==> run a <==
## arc4
module arc4(input logic clk, input logic rst_n,
            input logic en, output logic rdy,
            input logic [23:0] key,
            output logic [7:0] ct_addr, input logic [7:0] ct_rddata,
            output logic [7:0] pt_addr, input logic [7:0] pt_rddata, output logic [7:0] pt_wrdata, output logic pt_wren);
Settings: LEC_CHECK=0, CAP_MARGIN=35, CELL_PAD_IN_SITES_DETAIL_PLACEMENT=0, CELL_PAD_IN_SITES_GLOBAL_PLACEMENT=0, CORE_ASPECT_RATIO=0.67, CORE_MARGIN=5, CORE_UTILIZATION=15, CTS_CLUSTER_DIAMETER=370, GPL_ROUTABILITY_DRIVEN=1, MAX_ROUTING_LAYER=met4, MIN_ROUTING_LAYER=met1, PLACE_DENSITY_LB_ADDON=0.25, SLEW_MARGIN=20, TNS_END_PERCENT=40; clock period 9.48 ns.
run.sh (not shown) runs the stock make flow with config.mk's settings and CLKGATE_MAP_FILE=.
==> run b: changes against run a <==
- CORE_ASPECT_RATIO: 0.67 -> 0.83
- CORE_MARGIN: 5 -> 2
- CORE_UTILIZATION: 15 -> 72
- CTS_CLUSTER_DIAMETER: 370 -> 89
- CTS_CLUSTER_SIZE: default -> 15
- MAX_ROUTING_LAYER: met4 -> met5
- PLACE_DENSITY: default -> 0.35
- PLACE_DENSITY_LB_ADDON: 0.25 -> default
- SETUP_SLACK_MARGIN: default -> 1.55
- SLEW_MARGIN: 20 -> 5
- TNS_END_PERCENT: 40 -> default
==> flow/constraint.sdc (replaced) <==
create_clock -name core_clock -period 6.01 [get_ports {clk}]
set_input_delay 1.2020 -clock core_clock [delete_from_list [all_inputs] [get_ports {clk}]]
set_output_delay 1.2020 -clock core_clock [all_outputs]
set_load 0.01 [all_outputs]
==> run c: changes against run a <==
- CAP_MARGIN: 35 -> 20
- CELL_PAD_IN_SITES_GLOBAL_PLACEMENT: 0 -> default
- CORE_ASPECT_RATIO: 0.67 -> default
- CORE_MARGIN: 5 -> 2
- CORE_UTILIZATION: 15 -> 41
- CTS_CLUSTER_DIAMETER: 370 -> 393
- GPL_ROUTABILITY_DRIVEN: 1 -> default
- GPL_TIMING_DRIVEN: default -> 1
- MIN_ROUTING_LAYER: met1 -> met2
- PLACE_DENSITY_LB_ADDON: 0.25 -> 0.26
- TNS_END_PERCENT: 40 -> default
==> flow/constraint.sdc (replaced) <==
create_clock -name core_clock -period 14.9 [get_ports {clk}]
set_input_delay 2.9800 -clock core_clock [delete_from_list [all_inputs] [get_ports {clk}]]
set_output_delay 2.9800 -clock core_clock [all_outputs]
set_load 0.01 [all_outputs]
==> out/writeup.txt <==
The tools report the total core area as 1120000 um2. Of all nets on the critical path, the largest fanout is 16. For this run the detailed placement stage logged an HPWL of 332100 um. In this design, the stage delay of the slowest critical-path cell is 0.41 ns. The STA report counts the stages on the worst setup path as 42.

The tools report the final standard cell count with taps included and fillers excluded as 23720. In the post-route analysis, the smallest setup slack over all paths is 0.4849 ns. Global routing consumed, on the met2 layer, 12.10% of the routing resources. The detailed router reported a total wirelength of 515100 um.

At the pin with the least slew margin, the transition time is 1.198 ns. In the log, the iteration count for the first detailed-route pass is 5. The run finished with no timing, DRC or antenna violations. For this run, the post-layout net count is 8575.
[end of results for run a]
==> out/writeup.txt <==
After floorplanning, the core was sized to cover 409600 um2. The number of maximum-capacitance violations was 0; the number of optimization iterations in the first detailed-route pass was 10. Per the timing report, the biggest fanout along the worst path comes to 23. Post-layout net count: 7950.

Buffers placed on the I/O ports in this run total 60. Setup slack on the critical path of the routed design comes to 2.740 ns. The run finished with no timing, DRC or antenna violations.

The delay of the slowest cell on the worst path works out to 0.92 ns. The run gives 1 as the initial antenna violation count. The finished layout holds 13700 standard cells, fillers aside. The routed design has 412800 um of wire. The critical path depth was 33. The highest layer used for signal routing is met4.

The number of ordinary and repair buffers in the finished layout is 305. The final layout report lists a clock buffer count of 524.
[end of results for run c]
==> out/writeup.txt <==
The total core area was 232300 um2. The run gives 531600 um as the final wirelength. The violated checks flagged are setup timing. The run gives 11650 as the final standard cell count with taps included and fillers excluded. The largest driver fanout on the critical path works out to 8. The mapped netlist covers 168500 um2. The run gives -2.165 ns as the worst path setup slack after routing. Counting buffers and inverters, the worst setup path is 39 cells deep. At the end of the flow, the number of nets in the layout was 8589. The run finished, with violations left.

The setup-violating endpoint count in the final report came out at 2071. The iteration count recorded for the first detailed-route pass is 8. The HPWL after detailed placement is 278500 um.
[end of results for run b]

* * *

==> job 1866: inputs <==
==> flow/design.v <==
module s_mem(input logic [7:0] address, input logic clock, input logic [7:0] data,
             input logic wren, output logic [7:0] q);
    logic [7:0] mem [0:255];
    always_ff @(posedge clock) begin
        if (wren) begin
            mem[address] <= data;
            q <= data;
        end
        else q <= mem[address];
    end
endmodule
module init(input logic clk, input logic rst_n,
            input logic en, output logic rdy,
            output logic [7:0] addr, output logic [7:0] wrdata, output logic wren);
    logic high;
    logic [7:0] i;
    enum {WAIT,EXEC,DONE} state;
    always_ff @(posedge clk)begin
        if(rst_n == 0) begin
            state <= WAIT;
            high <= 0;
        end
        else unique case(state)
            WAIT:begin
                i <= 0;
                if(en) high <= 1;
                if(!en&& high)begin 
                    high <= 0;
                    state <= EXEC;
                end
            end
            EXEC:begin
                if(i<=255) begin
                    if(addr<255) state<= EXEC;
                    else state <= DONE;
                    i <= i+1;
                end
            end
            DONE:begin
                state <= WAIT;
                i<=0;
            end
        endcase 
    end
    always_comb begin
        wrdata = 0;
        addr = 0;
        rdy = 1;
        wren = 0;
        case(state)
            WAIT: begin
                wrdata = 0;
                addr = 0;
                if(!en&& high) rdy = 0;
                else rdy = 1;
                wren = 0;
            end
            EXEC:begin
                wrdata = i;
                addr = i;
                rdy = 0;
                if(en == 0)
                    wren = 1;
                else wren = 0;
            end
            DONE: begin
                wrdata = 0;
                addr = 0;
                rdy = 0;
                wren = 0;
            end
        endcase
    end
endmodule
module ksa(input logic clk, input logic rst_n,
           input logic en, output logic rdy,
           input logic [23:0] key,
           output logic [7:0] addr, input logic [7:0] rddata, output logic [7:0] wrdata, output logic wren);
    logic high;
    logic [7:0] i,j,si,sj,key0,key1,key2,temp_si;
    logic [3:0] what;
    enum {WAIT,RDSi,RDSj,WRSi,WRSj} state;
    always_ff @(posedge clk)begin
        if(rst_n == 0) begin
            state <= WAIT;
            high <= 0;
        end
        else unique case(state)
            WAIT:begin
                i <= 0;
                j <= 0;
                si <=0;
                sj <=0;
                if(en) high <= 1;
                if(!en && high)begin 
                    high <= 0;
                    state <= RDSi;
                end
            end
            RDSi:begin
                state <= RDSj;
            end
            RDSj:begin
                si <= rddata;
                case (i % 3)
                    0: j <= (j + temp_si + key[23:16]) % 256;  
                    1: j <= (j + temp_si + key[15:8]) % 256;   
                    2: j <= (j + temp_si + key[7:0]) % 256;   
                endcase
                state <= WRSj;
            end
            WRSj:begin 
                sj<=rddata;
                state <= WRSi;
            end
            WRSi:begin
                if(i<255) begin
                    state <= RDSi;
                    i <= i+1;
                end
                else state <= WAIT;
            end
        endcase 
    end
    always_comb begin
        temp_si = 0;
        wrdata = 0;
        addr = 0;
        rdy = 0;
        wren = 0;
        case(state)
            WAIT:begin
                wrdata = 0;
                addr = 0;
                rdy = 1;
                wren = 0;
            end
            RDSi:begin
                wrdata = 0;
                addr = i;
                rdy = 0;
                wren = 0;
            end
            RDSj:begin
                temp_si =rddata;
                wrdata = 0;
                case (i % 3)
                    0: addr = (j + temp_si + key[23:16]) % 256;  
                    1: addr = (j + temp_si + key[15:8]) % 256;   
                    2: addr = (j + temp_si + key[7:0]) % 256;   
                endcase
                rdy = 0;
                wren = 0;
            end
            WRSj:begin
                wrdata = si;
                addr = j;
                rdy = 0;
                wren = 1;
            end
            WRSi:begin
                wrdata = sj;
                addr = i;
                rdy = 0;
                wren = 1;
            end
        endcase
    end
endmodule
module prga(input logic clk, input logic rst_n,
            input logic en, output logic rdy,
            input logic [23:0] key,
            output logic [7:0] s_addr, input logic [7:0] s_rddata, output logic [7:0] s_wrdata, output logic s_wren,
            output logic [7:0] ct_addr, input logic [7:0] ct_rddata,
            output logic [7:0] pt_addr, input logic [7:0] pt_rddata, output logic [7:0] pt_wrdata, output logic pt_wren);
    logic high;
    logic [7:0] pad [255:0];
    logic [7:0] i,j,k,si,sj,msg_len,ctk,temp_si;
    logic [3:0] what;
    enum {WAIT,RDSi,RDSj,WRSi,WRSj,SETj,GETSj,MSG_LEN,GET_LEN,PADk,RDPADk, 
    PT_LEN,RDCTk, GETCTk, WRPTk} state;
    always_ff @(posedge clk)begin
        if(rst_n == 0) begin
            state <= WAIT;
            high <= 0;
        end
        else unique case(state)
            WAIT:begin
                i <= 0;
                j <= 0;
                k <= 1;
                si <=0;
                sj <=0;
                pad[i] <= 8'h0;
                if(en) high <= 1;
                if(!en && high)begin 
                    high <= 0;
                    state <= MSG_LEN;
                end
            end
            MSG_LEN:begin
                state <= GET_LEN;
            end
            GET_LEN:begin
                msg_len <= ct_rddata;
                state <=RDSi;
            end
            RDSi:begin
                if(msg_len != 0) begin 
                    i <= (i+1) % 256;
                end
                state <=SETj;
            end
            SETj:begin
                si <= s_rddata;
                j <= (j + temp_si) % 256; 
                state <= RDSj;
            end
            RDSj:begin
                state <= GETSj;
            end
            GETSj:begin
                sj<=s_rddata;
                state <= WRSj;
            end
            WRSj:begin 
                state <= WRSi;
            end
            WRSi:begin
                state <= RDPADk;
            end
            RDPADk:begin
                state <= PADk;
            end
            PADk:begin
                pad[k] <= s_rddata;
                if(k<msg_len) begin
                    state <= RDSi;
                    k <= k + 1;
                end
                else begin
                    state <= PT_LEN;
                    k<=1;
                end
            end
            PT_LEN:begin
               if(msg_len == 0) state <= WAIT;
               else state <= RDCTk;
            end
            RDCTk:begin
                state <= GETCTk;
            end
            GETCTk:begin
                ctk <= ct_rddata;
                state <= WRPTk;
            end
            WRPTk:begin
                if(k<msg_len) begin
                    state <= RDCTk;
                    k <= k + 1;
                end
                else state <= WAIT;
            end
        endcase 
    end
    always_comb begin
        s_wrdata = 8'b0;
        s_addr = 8'b0;
        s_wren = 1'b0;
        ct_addr = 8'b0;
        pt_wrdata = 8'b0;
        pt_addr = 8'b0;
        pt_wren = 1'b0;
        rdy = 1'b0;
        temp_si = 0;
        case(state)
            WAIT:begin
                s_wrdata = 0;
                s_addr = 0;
                rdy = 1;
                s_wren = 0;
            end
            MSG_LEN:begin
                ct_addr = i;
                rdy = 0;
            end
            GET_LEN:begin
                ct_addr = i;
                rdy = 0;
            end
            RDSi:begin
                s_wrdata = 0;
                s_addr = (i+1) % 256;
                rdy = 0;
                s_wren = 0;
            end
            SETj:begin
                temp_si = s_rddata;
                s_wrdata = 0;
                s_addr = i;
                rdy = 0;
                s_wren = 0;
            end
            RDSj:begin
                s_wrdata = 0;
                s_addr = j;
                rdy = 0;
                s_wren = 0;
            end
            GETSj:begin
                s_wrdata = 0;
                s_addr = j;
                rdy = 0;
                s_wren = 0;
            end
            WRSj:begin
                s_wrdata = si;
                s_addr = j;
                rdy = 0;
                s_wren = 1;
            end
            WRSi:begin
                s_wrdata = sj;
                s_addr = i;
                rdy = 0;
                s_wren = 1;
            end
            RDPADk:begin
                s_wrdata = 0;
                s_addr = (sj+si) % 256;
                rdy = 0;
                s_wren = 0;
            end
            PADk:begin
                s_wrdata = 0;
                s_addr = (sj+si) % 256;
                rdy = 0;
                s_wren = 0;
            end
            PT_LEN:begin
                pt_wrdata = msg_len;
                pt_addr = 0;
                rdy = 0;
                pt_wren = 1;
            end
            RDCTk:begin
                ct_addr = k;
                rdy = 0;
            end
            GETCTk:begin
                ct_addr = k;
                rdy = 0;
            end
            WRPTk:begin
                pt_wrdata = pad[k] ^ ctk; 
                pt_addr = k;
                rdy = 0;
                pt_wren = 1;
            end
        endcase
    end
endmodule
module arc4(input logic clk, input logic rst_n,
            input logic en, output logic rdy,
            input logic [23:0] key,
            output logic [7:0] ct_addr, input logic [7:0] ct_rddata,
            output logic [7:0] pt_addr, input logic [7:0] pt_rddata, output logic [7:0] pt_wrdata, output logic pt_wren);
    logic[7:0] ADDR,WRDATA,Q,ksaADDR,ksaWRDATA,initADDR,initWRDATA,
    prgaADDR,prgaWRDATA;
    logic WREN,ksaWREN,initWREN,initEN,ksaEN,ksaRDY,initRDY,
    prgaEN,prgaRDY,prgaWREN;
    logic high,startflag,initflag,ksaflag,prgaflag;
    enum {WAIT,EXEC,DONE} state;
    always_ff @(posedge clk)begin
        if(rst_n == 0) begin
            state <= WAIT;
            high <= 0; startflag <= 0; initflag <= 0; ksaflag <= 0; prgaflag <= 0;
            initEN <= 0; ksaEN <= 0; prgaEN <= 0;
        end
        else unique case(state)
            WAIT:begin
                if(en) high <= 1;
                if(!en&& high)begin 
                    high <= 0;
                    state <= EXEC;
                    startflag<=1;
                end
            end
            EXEC:begin
                if(startflag) begin 
                    initEN <= 1;
                    startflag <=0;
                end                   
                else initEN <= 0;
                if(!initRDY) initflag <= 1;
                if(initflag && initRDY) begin 
                    initflag <= 0;
                    ksaEN <=1;
                end
                else ksaEN <= 0;
                if(!ksaRDY) ksaflag <= 1;
                if(ksaflag && ksaRDY) begin 
                    ksaflag <= 0;
                    prgaEN <=1;
                end
                else prgaEN <= 0;
                if(!prgaRDY) prgaflag <= 1;
                if(prgaflag && prgaRDY) begin 
                    prgaflag <= 0;
                    state <= WAIT;
                end
                else state <= EXEC;
            end
        endcase 
    end
    always_comb begin
        case(state)
            WAIT: rdy = 1;
            EXEC: rdy = 0;
            default: rdy = 1;
        endcase
    end
    assign WREN = (initRDY & ksaRDY) ? prgaWREN:(initRDY ? ksaWREN : initWREN);
    assign ADDR = (initRDY & ksaRDY) ? prgaADDR:(initRDY ? ksaADDR : initADDR);
    assign WRDATA = (initRDY & ksaRDY) ? prgaWRDATA:(initRDY ? ksaWRDATA : initWRDATA);
    s_mem s(.address(ADDR), .clock(clk), .data(WRDATA), .wren(WREN), .q(Q));
    init i(.clk(clk), .rst_n(rst_n), .en(initEN), .rdy(initRDY),
        .addr(initADDR),.wrdata(initWRDATA),.wren(initWREN));
    ksa k(.clk(clk),.rst_n(rst_n),
        .en(ksaEN), .rdy(ksaRDY),
        .key(key), .addr(ksaADDR), .rddata(Q), .wrdata(ksaWRDATA), .wren(ksaWREN));
    prga p(.clk(clk), .rst_n(rst_n), .en(prgaEN), .rdy(prgaRDY),.key(key),.s_addr(prgaADDR),.s_rddata(Q),
    .s_wrdata(prgaWRDATA),.s_wren(prgaWREN),.ct_addr(ct_addr), .ct_rddata(ct_rddata), .pt_addr(pt_addr), .pt_rddata(pt_rddata), 
    .pt_wrdata(pt_wrdata), .pt_wren(pt_wren));
endmodule
==> flow/run.sh <==
#!/bin/bash
# the make line also repeats each setting of config.mk as NAME=value (left out here)
make -C /OpenROAD-flow-scripts/flow DESIGN_CONFIG=/design/flow/config.mk WORK_HOME=/design/flow/orfs CLKGATE_MAP_FILE= finish
==> flow/config.mk <==
export PLATFORM = sky130hd
export DESIGN_NAME = arc4
export DESIGN_NICKNAME = arc4
export VERILOG_FILES = /design/flow/design.v
export SDC_FILE = /design/flow/constraint.sdc
export NUM_CORES = 4
export LEC_CHECK = 0
export CAP_MARGIN = 20
export CORE_MARGIN = 2
export CORE_UTILIZATION = 72
export CTS_CLUSTER_SIZE = 72
export PLACE_DENSITY_LB_ADDON = 0.0
export SLEW_MARGIN = 20
==> flow/constraint.sdc <==
create_clock -name core_clock -period 8.71 [get_ports {clk}]
set_input_delay 1.7420 -clock core_clock [delete_from_list [all_inputs] [get_ports {clk}]]
set_output_delay 1.7420 -clock core_clock [all_outputs]
set_load 0.01 [all_outputs]
==> job 6335 (differences from job 1866) <==
ABC_AREA = 1   (was not set)
CAP_MARGIN = 30   (was 20)
CORE_ASPECT_RATIO = 0.55   (was not set)
CORE_MARGIN = 4   (was 2)
CORE_UTILIZATION = 51   (was 72)
CTS_CLUSTER_DIAMETER = 139   (was not set)
CTS_CLUSTER_SIZE = not set   (was 72)
GPL_ROUTABILITY_DRIVEN = 0   (was not set)
GPL_TIMING_DRIVEN = 1   (was not set)
MAX_ROUTING_LAYER = met4   (was not set)
MIN_ROUTING_LAYER = met1   (was not set)
PLACE_DENSITY = 0.5   (was not set)
PLACE_DENSITY_LB_ADDON = not set   (was 0.0)
SLEW_MARGIN = 35   (was 20)
==> flow/constraint.sdc (replaced) <==
create_clock -name core_clock -period 6.84 [get_ports {clk}]
set_input_delay 1.3680 -clock core_clock [delete_from_list [all_inputs] [get_ports {clk}]]
set_output_delay 1.3680 -clock core_clock [all_outputs]
set_load 0.01 [all_outputs]
==> results <==
Job 1866 produced a clean layout. Job 6335 finished but fails on setup timing. In job 1866 the setup slack is higher than in job 6335, by 0.71 ns. Critical path depth: job 6335 is higher than job 1866 (20). Of job 6335 and job 1866, job 6335 has the higher via count (gap 39%, measured against job 1866). Between job 6335 and job 1866, the lower hold slack is in job 6335 (gap 0.0095 ns). Of job 6335 and job 1866, job 1866 has the higher global-route usage (gap 5.1 points).
==> figures <==
metric                                                                        job 6335        job 1866
Post-DP Area                                                                0.187 mm^2      0.176 mm^2
Destination of the critical timing path                                  s.mem[205][7]   s.mem[198][1]
Pwr per Cell Area                                                          272 mW/mm^2     214 mW/mm^2
Quantity of gates resized following cts                                            254              14
Final worst clock skew                                                       0.0547 ns       0.0787 ns
Worst slew slack as a fraction of its limit                                      28.1%           9.28%
Number of ordinary and repair buffers in the finished layout                      1362             608
Top layer used by detailed routing                                                met4            met5
Number of buffers added by the clock tree synthesis step                           387             414
X dimension of the die                                                          791 um          488 um
Count of cells along the worst hold path                                             2               1
Outcome                                                       finished with violations  finished clean
Reasons for failing layout checks                                         setup timing               -
Power and IR drop assume default switching activity.
